==> inputs of try-cedar <==
==> flow/design.v (excerpt) <==
module fairArb (
	input logic [15:0] bids,
	output logic [15:0] wins,
	input logic get_next_win,
	input logic clk,
	input logic rst
		);
Settings: LEC_CHECK=0, ABC_AREA=0, CAP_MARGIN=5, CELL_PAD_IN_SITES_DETAIL_PLACEMENT=2, CELL_PAD_IN_SITES_GLOBAL_PLACEMENT=3, CORE_MARGIN=5, CORE_UTILIZATION=51, CTS_CLUSTER_DIAMETER=174, CTS_CLUSTER_SIZE=79, GPL_ROUTABILITY_DRIVEN=1, GPL_TIMING_DRIVEN=0, HOLD_SLACK_MARGIN=0.24, MAX_ROUTING_LAYER=met5, MIN_ROUTING_LAYER=met2, SETUP_SLACK_MARGIN=0.11, SLEW_MARGIN=20; clock period 5.56 ns.
run.sh (not shown) runs the stock make flow with config.mk's settings and CLKGATE_MAP_FILE=.
==> try-maple: changes against try-cedar <==
==> flow/config.mk (replaced) <==
export PLATFORM = sky130hd
export DESIGN_NAME = fairArb
export DESIGN_NICKNAME = fairArb
export VERILOG_FILES = /design/flow/design.v
export SDC_FILE = /design/flow/constraint.sdc
export NUM_CORES = 4
export LEC_CHECK = 0
export CAP_MARGIN = 20
export CORE_ASPECT_RATIO = 0.5
export CORE_MARGIN = 10
export CORE_UTILIZATION = 60
export HOLD_SLACK_MARGIN = -0.07
export SLEW_MARGIN = 20
==> flow/constraint.sdc (replaced) <==
create_clock -name core_clock -period 4.0 [get_ports {clk}]
set_input_delay 0.8000 -clock core_clock [delete_from_list [all_inputs] [get_ports {clk}]]
set_output_delay 0.8000 -clock core_clock [all_outputs]
set_load 0.01 [all_outputs]
==> try-zinc: changes against try-cedar <==
==> flow/config.mk (replaced) <==
export PLATFORM = sky130hd
export DESIGN_NAME = fairArb
export DESIGN_NICKNAME = fairArb
export VERILOG_FILES = /design/flow/design.v
export SDC_FILE = /design/flow/constraint.sdc
export NUM_CORES = 4
export LEC_CHECK = 0
export CAP_MARGIN = 20
export CORE_MARGIN = 2
export CORE_UTILIZATION = 57
export SETUP_SLACK_MARGIN = 0.71
export SLEW_MARGIN = 20
export TNS_END_PERCENT = 5
==> flow/constraint.sdc (replaced) <==
create_clock -name core_clock -period 4.0 [get_ports {clk}]
set_input_delay 0.8000 -clock core_clock [delete_from_list [all_inputs] [get_ports {clk}]]
set_output_delay 0.8000 -clock core_clock [all_outputs]
set_load 0.01 [all_outputs]
==> qor summary <==
|  | try-cedar | try-zinc | try-maple |
|---|---|---|---|
| Post-Layout Inst Area | - | 3910 sq um | 3420 sq um |
| Wire length on met2 | - | 5300 um | 4360 um |
| Measured slew at the worst slew-check pin | - | 1.03 ns | 0.837 ns |
| Cell internal pwr | - | 482 uW | 449 uW |
| Setup WS post-layout | - | 0.359 ns | 0.138 ns |
| Fin. max-slew vios | - | 0 | 0 |
| Die width | 82.7 um | 72.8 um | 115 um |
| Total routed wire length on the met1 layer | - | 4570 um | 4210 um |
| Last weighted congestion value of the routability-driven placer | - | 1.13 | 1.22 |
| Power Clock | - | 148 uW | 138 uW |
| Clock latency reported for the late side of the worst-skew pair | - | 0.28 ns | 0.26 ns |
| Fraction of area in registers | - | 11.9% | 13.5% |
| Endpoint of the worst hold path | - | state[2] | state[2] |
| Top Ports | - | 35 | 35 |
| Setup slack, reg-to-reg | - | 0.36 ns | 0.18 ns |
| Status | aborted with a tool error | complete, no violations | complete, no violations |
| Failing step | global placement without I/O (3_1_place_gp_skip_io) | - | - |
| Tally of OpenROAD warnings | - | 31 | 28 |


==> run a: inputs <==
fairArb again, from the RTL that the note above started with.
Design fairArb, start of the top module:
module fairArb (
	input logic [15:0] bids,
	output logic [15:0] wins,
	input logic get_next_win,
	input logic clk,
	input logic rst
		);
==> flow/config.mk <==
export PLATFORM = sky130hd
export DESIGN_NAME = fairArb
export DESIGN_NICKNAME = fairArb
export VERILOG_FILES = /design/flow/design.v
export SDC_FILE = /design/flow/constraint.sdc
export NUM_CORES = 4
export LEC_CHECK = 0
export ABC_AREA = 1
export CAP_MARGIN = 20
export CORE_ASPECT_RATIO = 0.5
export CORE_MARGIN = 10
export CORE_UTILIZATION = 60
export CTS_CLUSTER_DIAMETER = 27
export HOLD_SLACK_MARGIN = -0.07
export SETUP_SLACK_MARGIN = 0.35
export SLEW_MARGIN = 20
==> flow/constraint.sdc <==
create_clock -name core_clock -period 4.0 [get_ports {clk}]
set_input_delay 0.8000 -clock core_clock [delete_from_list [all_inputs] [get_ports {clk}]]
set_output_delay 0.8000 -clock core_clock [all_outputs]
set_load 0.01 [all_outputs]
==> run b: changes against run a <==
Settings changed: ABC_AREA 1 to default, CORE_MARGIN 10 to 9, CORE_UTILIZATION 60 to 44, CTS_CLUSTER_DIAMETER 27 to 374, CTS_CLUSTER_SIZE from default to 99, HOLD_SLACK_MARGIN -0.07 to default, SETUP_SLACK_MARGIN 0.35 to default, TNS_END_PERCENT from default to 5.
==> run c: changes against run a <==
Settings changed: ABC_AREA 1 to default, CORE_ASPECT_RATIO 0.5 to default, CORE_MARGIN 10 to 2, CORE_UTILIZATION 60 to 58, CTS_CLUSTER_DIAMETER 27 to default, HOLD_SLACK_MARGIN -0.07 to default, SETUP_SLACK_MARGIN 0.35 to default.
==> flow/constraint.sdc (replaced) <==
create_clock -name core_clock -period 3.47 [get_ports {clk}]
set_input_delay 0.6940 -clock core_clock [delete_from_list [all_inputs] [get_ports {clk}]]
set_output_delay 0.6940 -clock core_clock [all_outputs]
set_load 0.01 [all_outputs]
==> job_summary.md <==
### Metrics collected by this job

| Metric | Value |
|---|---|
| Run status | `aborted with a tool error` |
| Step where the flow halted | `global routing` |
| Tool Error | `[ERROR GRT-0232] Routing congestion too high. Check the congestion heatmap in the GUI.` |
| Die area | `between 5000 and 6000 sq um` |
| Chip area line of the yosys report | `approximately 2700 sq um` |
| Number of rows created at floorplan | `24` |
| Cell total in the yosys stat output | `about 380` |
| MUX area fraction | `0.00836` |
| Synth Area in Compound Gates | `0.346` |
Source of the figures above: run c

==> job_summary.md <==
## Synthesis and layout report

| Metric | Value |
|---|---|
| Run status | `finished clean` |
| Chip area line of the yosys report | `between 2000 and 3000 sq um` |
| Cell total in the yosys stat output | `between 300 and 400` |
| DR WL/cell | `between 20 and 25 um` |
| Number of rows created at floorplan | `19` |
| Cell total after placement | `about 530` |
| Die area | `roughly 9400 sq um` |
| MUX area fraction | `0.00836` |
| Largest net degree at the start of global routing | `34` |
| Placement Cell Area | `3560 sq um` |
Source of the figures above: run b

==> job_summary.md <==
## Synthesis and layout report

| Metric | Value |
|---|---|
| Cell total in the yosys stat output | `537` |
| Cells along the critical path | `clkdlybuf4s50_1 -> nor2_1 -> nand2_1 -> nor2_1 -> buf_4 -> nand2_1 -> nand3_1 -> nand2_1 -> nand2_1 -> nand3_1 -> nand2_1 -> o21ai_0 -> nand2_1 -> nor2_1 -> nand2_1 -> ha_1 -> nand3b_1 -> nand3_1 -> a21oi_1` |
| Run status | `finished clean` |
| Chip area line of the yosys report | `~2700 sq um` |
| Clock buffer count from CTS | `3` |
| MUX area fraction | `0` |
| Number of inverters outside the clock class in the layout | `around 70` |
| NonClk Buf Share | `0.134` |
| Post-synthesis sequential element count | `23` |
| Clock Network Area Fraction | `0.0142` |
| Synth Area in Compound Gates | `0.105` |
| Leading power group | `combinational cells` |
| Initial detailed-routing violation count | `571` |
| Drt total wl | `about 10000 um` |
| Area taken by flip-flops and latches | `around 460 sq um` |
| Die area | `7730 sq um` |
| Number of rows created at floorplan | `17` |
| Instance tally after logic synthesis | `about 540` |
Source of the figures above: run a



==> v7: inputs <==
Starting RTL as in the previous note.
make LEC_CHECK=0 ABC_AREA=1 CAP_MARGIN=5 CELL_PAD_IN_SITES_DETAIL_PLACEMENT=2 CELL_PAD_IN_SITES_GLOBAL_PLACEMENT=3 CORE_MARGIN=3 CORE_UTILIZATION=51 CTS_CLUSTER_DIAMETER=174 CTS_CLUSTER_SIZE=79 GPL_ROUTABILITY_DRIVEN=1 GPL_TIMING_DRIVEN=0 HOLD_SLACK_MARGIN=0.24 MAX_ROUTING_LAYER=met5 MIN_ROUTING_LAYER=met2 PLACE_DENSITY_LB_ADDON=0.09 SETUP_SLACK_MARGIN=0.11 SLEW_MARGIN=20 TNS_END_PERCENT=85 finish   # period 5.56 ns
==> inputs of v29, as changes to v7 <==
==> flow/config.mk (replaced) <==
export PLATFORM = sky130hd
export DESIGN_NAME = fairArb
export DESIGN_NICKNAME = fairArb
export VERILOG_FILES = /design/flow/design.v
export SDC_FILE = /design/flow/constraint.sdc
export NUM_CORES = 4
export LEC_CHECK = 0
export CAP_MARGIN = 5
export CELL_PAD_IN_SITES_GLOBAL_PLACEMENT = 0
export CORE_MARGIN = 2
export CORE_UTILIZATION = 65
export CTS_CLUSTER_DIAMETER = 41
export CTS_CLUSTER_SIZE = 79
export GPL_ROUTABILITY_DRIVEN = 1
export GPL_TIMING_DRIVEN = 1
export MAX_ROUTING_LAYER = met4
export SETUP_SLACK_MARGIN = -0.1
export SLEW_MARGIN = 20
==> flow/constraint.sdc (replaced) <==
create_clock -name core_clock -period 3.25 [get_ports {clk}]
set_input_delay 0.6500 -clock core_clock [delete_from_list [all_inputs] [get_ports {clk}]]
set_output_delay 0.6500 -clock core_clock [all_outputs]
set_load 0.01 [all_outputs]
==> inputs of v34, as changes to v7 <==
==> flow/config.mk (replaced) <==
export PLATFORM = sky130hd
export DESIGN_NAME = fairArb
export DESIGN_NICKNAME = fairArb
export VERILOG_FILES = /design/flow/design.v
export SDC_FILE = /design/flow/constraint.sdc
export NUM_CORES = 4
export LEC_CHECK = 0
export CAP_MARGIN = 20
export CORE_MARGIN = 2
export CORE_UTILIZATION = 40
export SLEW_MARGIN = 20
==> flow/constraint.sdc (replaced) <==
create_clock -name core_clock -period 3.75 [get_ports {clk}]
set_input_delay 0.7500 -clock core_clock [delete_from_list [all_inputs] [get_ports {clk}]]
set_output_delay 0.7500 -clock core_clock [all_outputs]
set_load 0.01 [all_outputs]
==> qor summary <==
|  | v29 | v34 | v7 |
|---|---|---|---|
| Placed instance area | 3810 um2 | 3820 um2 | - |
| Count of buffers inserted at the top-level ports | 34 | 34 | - |
| Count of pins on the block boundary | 35 | 35 | - |
| Count of cell types in the netlist | 84 | 84 | 29 |
| Width of the die | 68.4 um | 86.1 um | 78.7 um |
| Detailed Place HPWL | 10.1 mm | 9.02 mm | - |
| Yosys chip area | 2700 um2 | 2700 um2 | 2690 um2 |
| Share of synthesized cell area in and, or, nand and nor gates | 39.7% | 39.7% | 59.3% |
| Dominant cell area share | 17.1% | 17.1% | 29.1% |
| Area fraction in full adders, half adders and majority gates | 0.464% | 0.464% | 0.465% |
| Post-Synth AOI/OAI Area | 34.6% | 34.6% | 10.5% |
| Post-synthesis net count | 399 | 399 | 557 |
| Cell area after synthesis | 2700 um2 | 2700 um2 | 2690 um2 |
| FP Util | 67.4% | 42.0% | 54.8% |
| Run status | stopped before the end | no timing/DRC/antenna violations | stopped before the end |
| Stage where the flow stopped | 4_1_cts | - | 3_1_place_gp_skip_io |
| Average footprint of a synthesized cell | 7.11 um2 | 7.11 um2 | 5.01 um2 |
| Cell total in the yosys stat output | 379 | 379 | 537 |
| Die height | 68.4 um | 86.1 um | 78.7 um |
| Post-Place Worst Slack | -793 ps | -134 ps | - |
| Mapped Cells | 379 | 379 | 537 |
| Fraction of synthesized area in multiplexers | 0.836% | 0.836% | 0% |
| Register share after synthesis | 17.1% | 17.1% | 17.1% |
| Standard-cell rows | 23 | 29 | 25 |
| Placed cell count | 546 | 572 | - |
| Synth area leader | sky130_fd_sc_hd__dfxtp_1 | sky130_fd_sc_hd__dfxtp_1 | sky130_fd_sc_hd__nand2_1 |
| Total die size | 4680 um2 | 7410 um2 | 6190 um2 |


==> inputs of 01-16 <==
Starting RTL as in the previous note.
==> flow/config.mk <==
export PLATFORM = sky130hd
export DESIGN_NAME = fairArb
export DESIGN_NICKNAME = fairArb
export VERILOG_FILES = /design/flow/design.v
export SDC_FILE = /design/flow/constraint.sdc
export NUM_CORES = 4
export LEC_CHECK = 0
export CAP_MARGIN = 15
export CORE_MARGIN = 2
export CORE_UTILIZATION = 70
export CTS_CLUSTER_DIAMETER = 366
export CTS_CLUSTER_SIZE = 51
export SETUP_SLACK_MARGIN = 0.59
export SLEW_MARGIN = 20
export TNS_END_PERCENT = 5
==> flow/constraint.sdc <==
create_clock -name core_clock -period 2.28 [get_ports {clk}]
set_input_delay 0.4560 -clock core_clock [delete_from_list [all_inputs] [get_ports {clk}]]
set_output_delay 0.4560 -clock core_clock [all_outputs]
set_load 0.01 [all_outputs]
==> 02-15 (differences from 01-16) <==
Settings changed: CAP_MARGIN 15 to 20, CORE_UTILIZATION 70 to 58, CTS_CLUSTER_DIAMETER 366 to unset, CTS_CLUSTER_SIZE 51 to unset, SETUP_SLACK_MARGIN 0.59 to -0.13.
==> flow/constraint.sdc (replaced) <==
create_clock -name core_clock -period 3.22 [get_ports {clk}]
set_input_delay 0.6440 -clock core_clock [delete_from_list [all_inputs] [get_ports {clk}]]
set_output_delay 0.6440 -clock core_clock [all_outputs]
set_load 0.01 [all_outputs]
==> 11-27 (differences from 01-16) <==
Settings changed: CAP_MARGIN 15 to 20, CORE_UTILIZATION 70 to 60, CTS_CLUSTER_DIAMETER 366 to unset, CTS_CLUSTER_SIZE 51 to unset, PLACE_DENSITY set to 0.37, SETUP_SLACK_MARGIN 0.59 to unset, TNS_END_PERCENT 5 to unset.
==> flow/constraint.sdc (replaced) <==
create_clock -name core_clock -period 5.24 [get_ports {clk}]
set_input_delay 1.0480 -clock core_clock [delete_from_list [all_inputs] [get_ports {clk}]]
set_output_delay 1.0480 -clock core_clock [all_outputs]
set_load 0.01 [all_outputs]
==> 04-24 (differences from 01-16) <==
Settings changed: CAP_MARGIN 15 to 20, CORE_UTILIZATION 70 to 40, CTS_CLUSTER_DIAMETER 366 to unset, CTS_CLUSTER_SIZE 51 to unset, MAX_ROUTING_LAYER set to met4, SETUP_SLACK_MARGIN 0.59 to unset, TNS_END_PERCENT 5 to 85.
==> flow/constraint.sdc (replaced) <==
create_clock -name core_clock -period 4.0 [get_ports {clk}]
set_input_delay 0.8000 -clock core_clock [delete_from_list [all_inputs] [get_ports {clk}]]
set_output_delay 0.8000 -clock core_clock [all_outputs]
set_load 0.01 [all_outputs]
==> flow_summary.toml <==
# generated from flow reports
[run_status]
status = "complete, no violations"

[die]
chipWidth_um = 71.0
fp.dieH_um = 71.0
fp-row-count = 24
floorplan.core_util = 0.619
core_um2 = 4350

[route]
highest_layer = "met4"

[yosys]
synth.area.mux_share = 0.00836

[pwr]
p_seq_mw = 0.187

[placed_design]
globalplace.congestion = 1.08
-- figures above: 11-27

==> flow_summary.toml <==
# generated from flow reports
[run_status]
status = "did not finish"
failing_step = "global routing (5_1_grt)"
error = "[ERROR GRT-0232] Routing congestion too high. Check the congestion heatmap in the GUI."

[yosys]
synth.area.mux_share = 0.00836

[die]
core_um2 = 4410
chipWidth_um = 72.2
fp-row-count = 24

[placed_design]
globalplace.congestion = 1.08
-- figures above: 02-15

==> flow_summary.toml <==
# generated from flow reports
[die]
floorplan.core_util = 0.420
core_um2 = 6420
fp-row-count = 29

[placed_design]
globalplace.congestion = 0.981

[route]
highest_layer = "met4"

[yosys]
synth.area.mux_share = 0.00836

[run_status]
status = "complete, no violations"
-- figures above: 04-24

==> flow_summary.toml <==
# generated from flow reports
[yosys]
ys_sh_simple = 0.397
xor_area_frac = 0
ys_cells = 379

[die]
fp-row-count = 22
fp.dieH_um = 66.1
core_um2 = 3690
chipWidth_um = 66.1

[run_status]
error = "[ERROR DPL-0038] Utilization greater than 100%, impossible to legalize"
failing_step = "detailed placement (3_5_place_dp)"
status = "did not finish"

[placed_design]
portBuffers = 34
globalplace.congestion = 1.16
-- figures above: 01-16

Power is estimated from default activity; no workload was simulated.
